Design chipmunk, start of the top module:
module chipmunk
	#(parameter addrSize = 12)
	(input clk,
	 input reset,
	 input [addrSize-1:0] startPC,
	 input [7:0] dataBus,
	 output [7:0] dataBusWrite,
	 output reg [addrSize-1:0] addrBus,
	 output weMem,
	 output done);
	reg [7:0] aReg;               
	reg [7:0] xReg;               
	reg [7:0] yReg;               
	reg [5:0] spReg;              
	reg [addrSize-1:0] pcReg;     
	reg [addrSize-1:0] pcRegAlt;  
	reg [addrSize-1:0] eaReg;     
	reg [7:0] dataReg;            
	wire [7:0] dataRegPlus = dataReg+1;  
	reg cFlagReg, zFlagReg, nFlagReg;
	reg [5:0] opcode;             
	reg [1:0] parameter_size;     
	reg [3:0] state;              
	reg finished;                 
	reg [7:0] dataBusOutput;        
	reg [3:0] nextState;            
	wire [7:0] addSubResult;        
	wire addSubCarryOut;
	wire [7:0] shifterResult;       
	wire shifterCarry;
	wire [7:0] bitOperationResult;  
	wire OpLoadA         = opcode[5:1] == 5'b00000;
	wire OpLoadX         = opcode[5:1] == 5'b00001;
	wire OpLoadY         = opcode[5:1] == 5'b00010;
	wire OpIncDecMem     = opcode[5:2] == 4'b0111 && opcode[0];
	wire OpRolRorMem     = (opcode == 6'b011001 || opcode == 6'b011011);
	wire OpIncDec        = opcode[5:1] == 5'b10101;
	wire OpInxDex        = opcode[5:1] == 5'b10110;
	wire OpInyDey        = opcode[5:1] == 5'b10111;
	wire OpSta           = opcode == 6'b100001;
	wire OpStx           = opcode == 6'b100011;
	wire OpSty           = opcode == 6'b100101;
	wire OpLdaY          = opcode == 6'b101000;
	wire OpStaY          = opcode == 6'b101001;
	wire OpIndexY        = opcode[5:1] == 5'b10100;  
	wire OpSetCarryFlag  = opcode[5:1] == 5'b00011;
	wire OpUseAdder      = opcode[5:3] == 3'b001;
	wire OpUseBitOp      = opcode[5:2] == 4'b0100;
	wire OpUseShifter    = opcode[5:2] == 4'b0110;
	wire OpAdderUseCarry = opcode[5:2] == 4'b0011;
	wire OpCpx           = opcode[5:1] == 5'b01011;
  ...
clock: 2.72 ns
lec_check: 0
abc_area: 1
cap_margin: 20
core_aspect_ratio: 1.39
core_margin: 2
core_utilization: 63
cts_cluster_size: 95
slew_margin: 20
tns_end_percent: 10
run.sh (not shown) runs the stock make flow with config.mk's settings and CLKGATE_MAP_FILE=.
The baseline finished but failed the layout checks on setup timing.
==> next run, changes <==
Settings changed: CORE_ASPECT_RATIO 1.39 to unset, CORE_UTILIZATION 63 to 68, CTS_CLUSTER_DIAMETER set to 231, CTS_CLUSTER_SIZE 95 to 15, TNS_END_PERCENT 10 to unset.
=> Now the flow stopped in 5_1_grt; synthesized area is unchanged; die size drops by 7.2%; synthesized cell count is unchanged.
==> next run, changes <==
Settings changed: CTS_CLUSTER_DIAMETER 231 to unset, CTS_CLUSTER_SIZE 15 to unset, PLACE_DENSITY set to 0.36.
Clock period 2.72 ns to 4.17 ns, I/O delays scaled along.
Effect: With this change the flow ran to the end with no violations. Synthesized cell count stays the same. Die area stays the same. Area after synthesis does not change.
==> next run, changes <==
Settings changed: ABC_AREA 1 to unset, CORE_UTILIZATION 68 to 40, PLACE_DENSITY 0.36 to unset, SETUP_SLACK_MARGIN set to 1.34.
Clock period 4.17 ns to 4.69 ns, I/O delays scaled along.
The new run completed without violations; cell area rose by 14%; first-iteration DRC count went down by 43%; clock-buffer cell count does not change; worst setup slack is better by 0.25 ns; routed wire length went up by 1.9%.


== lane 1 ==
chipmunk again, from the RTL that the note above started with.
clock: 2.38 ns
lec_check: 0
abc_area: 1
cap_margin: 20
core_margin: 2
core_utilization: 72
cts_cluster_diameter: 248
cts_cluster_size: 99
place_density: 0.36
slew_margin: 20
tns_end_percent: 20
Lane 1 did not make it past clock tree synthesis, where a tool error ended it.
The inputs of lane 2 differ from those of lane 1 as listed below.
Settings: clearing CTS_CLUSTER_SIZE, which used to be 99; clearing CTS_CLUSTER_DIAMETER, which used to be 248; clearing PLACE_DENSITY, which used to be 0.36; swapping 72 for 33 in CORE_UTILIZATION; clearing ABC_AREA, which used to be 1; clearing TNS_END_PERCENT, which used to be 20; swapping 2.38 for 4.69 in the clock period (ns, I/O delays scaled along).
[summary]
Lane 2: no failed stages, no open violations at the end. In the tables for lane 2 and lane 1, synthesized area reads lower with lane 1. Summary of lane 2 over lane 1: synthesized cell count lost 250, total die size picked up an extra about 120%, share of the yosys chip area belonging to registers lost 0.94 points. In lane 2, the number of cells in the yosys synthesis report came out about 16% below the value in lane 1. Lane 2 vs lane 1, standard cell area after detailed placement went down by 11%. Going from lane 1 to lane 2, net count entering floorplan shrank by more than 10%. Lane 2 vs lane 1 on chip area in the Yosys report: lane 2 is the higher one. Lane 2 vs lane 1: share of synthesized cell area in and-or and or-and compound cells up.
